job 6369:
Design SUBWAY, start of the top module:
module SUBWAY(
    clk,
    rst_n,
    in_valid,
    init,
    in0,
    in1,
    in2,
    in3,
    out_valid,
    out
);
input clk, rst_n;
input in_valid;
input [1:0] init;
input [1:0] in0, in1, in2, in3; 
output reg       out_valid;
output reg [1:0] out;
parameter s_idle = 2'd0;
parameter s_input = 2'd1;
parameter s_cul = 2'd2;
parameter s_output = 2'd3;
genvar NN;
genvar MM;
integer i;
integer j;
parameter IDX = 9;
reg [1:0]current_state;
reg [1:0]next_state;
reg [1:0]init_pos;
reg [5:0]cnt;
reg [1:0]is_road;
reg [1:0] reg_dif;
reg [1:0]move;
wire UorD;
reg reg_UorD;
wire [1:0]dif1;
wire [1:0]dif2;
wire [1:0]dif;
reg [1:0] next_dif;
reg [1:0]next_pos;
reg [1:0]cur_pos;
reg [1:0] next_step[2:0];
wire [1:0]in_wire[3:0];
reg [1:0]in_a[IDX:0];
reg [1:0]in_b[IDX:0];
reg [1:0]in_c[IDX:0];
reg [1:0]in_d[IDX:0];
reg [1:0]out_pipe[54:0];
reg [1:0]road;
always@(posedge clk or negedge rst_n)begin
	if(!rst_n)
        current_state <= s_idle;
    else
        current_state <= next_state;
end
always@(*)begin
	case(current_state)
		s_idle: if(in_valid) next_state = s_input;
				else next_state = s_idle;
		s_input:if (cnt == 6'd7) next_state = s_cul;
				else next_state = s_input;
		s_cul:	if (cnt == 6'd62) next_state = s_output;
				else next_state = s_cul;				
		s_output: if (cnt == 6'd63) next_state = s_idle;
				else next_state = s_output;
		default: next_state = current_state;
	endcase 
end
always @(posedge clk or negedge rst_n) begin
    if(!rst_n)begin
		init_pos <= 2'd0;
    end   
    else
		case(current_state)
			s_idle: if(in_valid)begin
				init_pos <= init;
			end
			default: init_pos <= init_pos;
		endcase
end
always@(posedge clk or negedge rst_n)begin
	if(!rst_n)
        cnt <= 6'b0;
    else
		case(current_state)
			s_idle: cnt <= 6'd0;
			s_input: cnt <= cnt+6'd1;
			s_cul: if(cnt == 6'd62 ) cnt <= 6'd0;
					else cnt <= cnt+6'd1;
			s_output: if(cnt == 6'd63) cnt <= 6'd0;
					else cnt <= cnt+6'd1;
			default: cnt <= cnt;
		endcase
end
always@(posedge clk or negedge rst_n)begin
	if(!rst_n)
        out_valid <= 1'b0;
    else
		case(current_state)
			s_idle: out_valid <= 1'd0;
			s_input: out_valid <= 1'd0;
			s_output: 
				if(cnt == 6'd63) out_valid <= 1'd0;
				else   out_valid <= 1'd1;
			default: out_valid <= 1'd0;
		endcase
end
assign UorD = (cur_pos < road)?1'd0: 1'd1;  
  ...
Size in the first run: roughly 190 flip-flops, roughly 16 I/O pins, ~0.0072 mm² of cells after synthesis.
clock: 2.27 ns
lec_check: 0
abc_area: 1
cap_margin: 20
core_margin: 2
core_utilization: 72
cts_cluster_diameter: 238
cts_cluster_size: 25
place_density_lb_addon: 0.14
slew_margin: 20
run.sh (not shown) runs the stock make flow with config.mk's settings and CLKGATE_MAP_FILE=.
--- input diff job 6369..job 6627 ---
- PLACE_DENSITY_LB_ADDON: 0.14 -> 0.05
- CTS_CLUSTER_SIZE: 25 -> unset
- CTS_CLUSTER_DIAMETER: 238 -> 84
- the clock period (ns, I/O delays scaled along): 2.27 -> 1.62
### Flow results
The flow for job 6627 finished, though final verification flagged setup timing. Fraction of the core area covered by cells at the end of the flow: job 6627 vs job 6369 up 2.4 points. Comparing the two runs side by side, job 6627 comes out behind job 6369 on post-route cell area. Between job 6627 and job 6369, sequential share of layout area is higher for job 6369, job 6627 comes in under that. Going from job 6369 to job 6627, the area added between synthesis and finish was found to have gone up by 3.2 points. Job 6627 against job 6369: routed wire length rose about 7%, relative max-transition margin moved up. Diff job 6369..job 6627 | yosys-reported design area after synthesis | negligible.
Input-level comparison between job 4775 and job 6627:
- ABC_AREA no longer set, was 1
- PLACE_DENSITY_LB_ADDON no longer set, was 0.05
- CTS_CLUSTER_SIZE now 25, previously not set
- CTS_CLUSTER_DIAMETER no longer set, was 84
- the clock period (ns, I/O delays scaled along) now 2.27, was 1.62
## What came out
Although job 4775 finished all stages, its layout failed final checks on setup timing. What job 6627 reported for final wirelength has to be multiplied by 0.925 to get the figure for job 4775. Against job 6627, job 4775 reports a clock period minus final worst setup slack that is higher. Taking job 6627 as the reference, in job 4775 worst setup slack after placement grew by 0.34 ns, number of ordinary and repair buffers in the finished layout -about 18%.
For job 1691, these inputs were changed with respect to job 4775:
- CORE_UTILIZATION now 61, was 72
- CTS_CLUSTER_SIZE no longer set, was 25
- the clock period (ns, I/O delays scaled along) now 2.15, was 2.27
Results
Summary: with job 4775 as the reference, number of signal-net buffers in the layout in job 1691 moved down by more than 10%.
Job 1691 — placed standard-cell area 70 µm² higher, job 4775 as reference
Job 1691 -> job 4775: number of remaining DRC errors delta 0, exact match
The layout-stage area growth over the synthesis result number comes out lower for job 1691 vs job 4775.
Layout checks on job 1691: not met. Flow itself completed; violations: setup timing.
Diff job 4775..job 1691 | synthesized netlist cell count | unchanged
Delta(power, job 1691 - job 4775) > 0
[compare] base=job 4775 new=job 1691: share of final layout cell area taken by clock buffers and inverters rose by 0.65 points; global-route usage fell 6.7 points.
Here is what was changed in the inputs of job 4780 compared with job 1691.
- an added SETUP_SLACK_MARGIN of 0.65
- a change of CORE_UTILIZATION from 61 to 40
- a change of the clock period (ns, I/O delays scaled along) from 2.15 to 2.32
Per the final summary, job 4780 finished and its layout is clean on timing, DRC and antenna.
Job 4780 vs job 1691 — sequential share of layout area dropped 0.92 points.
Job 4780 against job 1691: worst setup slack +0.24 ns; buffer count from post-CTS setup fixing grew by 5.


SUBWAY again, from the RTL that the note above started with.
clock: 3.11 ns
lec_check: 0
abc_area: 1
cap_margin: 35
cell_pad_in_sites_detail_placement: 2
core_aspect_ratio: 0.91
core_margin: 9
core_utilization: 42
cts_cluster_diameter: 301
cts_cluster_size: 30
gpl_routability_driven: 0
max_routing_layer: met4
min_routing_layer: met1
setup_slack_margin: -0.03
slew_margin: 10
tns_end_percent: 50
The starting point passed the timing, design-rule and antenna checks.
Next try:
- ABC_AREA: 1 -> not set
- CAP_MARGIN: 35 -> 20
- CELL_PAD_IN_SITES_DETAIL_PLACEMENT: 2 -> not set
- CORE_ASPECT_RATIO: 0.91 -> not set
- CORE_MARGIN: 9 -> 2
- CORE_UTILIZATION: 42 -> 72
- CTS_CLUSTER_DIAMETER: 301 -> not set
- GPL_ROUTABILITY_DRIVEN: 0 -> not set
- MAX_ROUTING_LAYER: met4 -> not set
- MIN_ROUTING_LAYER: met1 -> not set
- SETUP_SLACK_MARGIN: -0.03 -> not set
- SLEW_MARGIN: 10 -> 20
- TNS_END_PERCENT: 50 -> not set
- clock period: 3.11 -> 1.98 ns (I/O delays scaled with it)
Outcome: The new run finished with negative setup slack left; critical path depth went down by 5; area after synthesis went down by 2.9%; power went up by 58%; clock-buffer cell count went down by 4; synthesized cell count went down by 33%; sequential share of layout area went down by 0.11 points; hold slack is better by 210 ps; routed wire length went down by 42%; maximum frequency went up by 28%; design area hardly moves.
Next try:
- ABC_AREA: not set -> 1
- CTS_CLUSTER_DIAMETER: not set -> 160
- CTS_CLUSTER_SIZE: 30 -> not set
- clock period: 1.98 -> 1.37 ns (I/O delays scaled with it)
After rerunning: The new run ran to the end with violations: negative setup slack. Worst hold slack loses 240 ps. Core utilization increases by 7.2 points. Via count increases by 48%. Die area rises by about 3%. Setup slack gets worse by 560 ps. Clock skew barely changes. Global-route usage rises by 6.7 points. Routed wire length increases by 70%. Cell area is higher by 10%. Final cell count is higher by about 40%.


== run A ==
Starting RTL as in the previous note.
==> flow/design.v (excerpt) <==
module SUBWAY(
    clk,
    rst_n,
    in_valid,
    init,
    in0,
    in1,
    in2,
    in3,
    out_valid,
    out
);
clock: 1.78 ns
lec_check: 0
abc_area: 1
cap_margin: 35
cell_pad_in_sites_global_placement: 0
core_aspect_ratio: 1.96
core_margin: 2
core_utilization: 30
cts_cluster_diameter: 394
cts_cluster_size: 98
hold_slack_margin: 0.02
max_routing_layer: met5
place_density_lb_addon: 0.1
setup_slack_margin: -0.18
slew_margin: 20
tns_end_percent: 15
Run A finished every stage; the final checks, however, were not passed, the failures being setup timing.
--- input diff run A..run B ---
- CELL_PAD_IN_SITES_GLOBAL_PLACEMENT removed (was 0)
- HOLD_SLACK_MARGIN removed (was 0.02)
- CORE_ASPECT_RATIO changed from 1.96 to 0.91
- TNS_END_PERCENT changed from 15 to 50
- CTS_CLUSTER_DIAMETER changed from 394 to 51
- ABC_AREA changed from 1 to 0
- CORE_UTILIZATION changed from 30 to 71
- CTS_CLUSTER_SIZE changed from 98 to 40
- SETUP_SLACK_MARGIN changed from -0.18 to -0.03
- Finished, but not clean: run B, with setup timing.
- Run B ends up with a area fraction in mux cells that is 9.5 points higher than in run A.
- Diff run A and run B: insertion delay to the later sink of the worst-skew pair lower in run A
- Delta(area added between synthesis and finish, run B - run A) < 0
- Run B has less setup slack than run A.
- Taking run A as the reference point, the utilization of run B rises by 49 points.
- Total routing usage reported by global routing in run B is 14 points above run A.
- What run A reported for final standard cell count with taps included and fillers excluded has to be multiplied by 0.63 to get the figure for run B.
- Looking at final critical-path share of the clock period, run B sits 15 points above run A.
- Going from run A to run B, synthesized area shrinks by 2.9%.
- Comparing run A and run B, power per standard cell area is higher on run B.
Inputs modified between run B and run C:
- a change of SLEW_MARGIN from 20 to 10
- an added CELL_PAD_IN_SITES_DETAIL_PLACEMENT of 2
- an added MIN_ROUTING_LAYER of met1
- a change of CTS_CLUSTER_SIZE from 40 to 30
- a deleted PLACE_DENSITY_LB_ADDON that had been 0.1
- a change of CORE_UTILIZATION from 71 to 42
- a change of ABC_AREA from 0 to 1
- a change of CORE_MARGIN from 2 to 9
- a change of MAX_ROUTING_LAYER from met5 to met4
--- outcome ---
- Although it ran to completion, run B produced a layout that fails the final checks because of setup timing.
- Although run C finished all stages, its layout failed final checks on setup timing.
- | total cell area reported by yosys after synthesis | run C vs run B | about 3% higher |
- Taking run B as 1.0, run C lands at 1.06 on power density normalized to cell area.
- Looking at combinational group power, run C sits above run B.
#### Input delta (run D over run C)
- CORE_UTILIZATION changed from 42 to 21
- SLEW_MARGIN changed from 10 to 20
- CORE_MARGIN changed from 9 to 2
- CELL_PAD_IN_SITES_DETAIL_PLACEMENT removed (was 2)
- MIN_ROUTING_LAYER changed from met1 to met2
- MAX_ROUTING_LAYER changed from met4 to met5
In run D the implementation ran to completion but is not tape-out ready, as the final checks report setup timing. From run C to run D the numbers moved as follows: highest clock rate went up by about 22%; final total power went down by 12%; height of the die went up by 26%; met2 routing resource usage after global routing went down by 28 points; overall global routing resource usage went down by 11 points. Compared with run C, in run D share of synthesized registers carrying an async set or reset barely changed, reported sequential group power went down by about 3.5%.
Here is what was changed in the inputs of run E compared with run D.
- swapping 21 for 72 in CORE_UTILIZATION
- putting PLACE_DENSITY at 0.42 where nothing was set
- clearing MIN_ROUTING_LAYER, which used to be met2
- swapping 30 for 72 in CTS_CLUSTER_SIZE
- putting HOLD_SLACK_MARGIN at -0.01 where nothing was set
## What came out
- Final checks on run E, whose flow otherwise completed, came back failing, citing setup timing.
- Comparing run D and run E, the higher overall via count from detail_route is on run D.
- Cmp run D and run E / sequential share of cell area / higher: run E
- In the tables for run D and run E, required time of the critical path reads lower with run D.
- In the flow results for run D and run E, the ratio of total power to cell area is smaller on run D.
Edits applied to the flow inputs when going from run E to run F:
- a change of CTS_CLUSTER_DIAMETER from 51 to 394
- a change of HOLD_SLACK_MARGIN from -0.01 to 0.14
- an added PLACE_DENSITY_LB_ADDON of 0.1
- a change of CORE_UTILIZATION from 72 to 21
- a change of CTS_CLUSTER_SIZE from 72 to 98
- a deleted PLACE_DENSITY that had been 0.42
- a change of SETUP_SLACK_MARGIN from -0.03 to -0.18
==> comparison <==
Synthesis-stage register bit count: run E vs run F identical. Compared with run E, run F shows a total number of cells along the worst setup path that is 1 lower. [run F] flow finished | final checks: failed | reasons: setup timing. Run E leaves less setup margin than run F.
Power figures rest on the tool's default switching activity, not on a simulated workload.
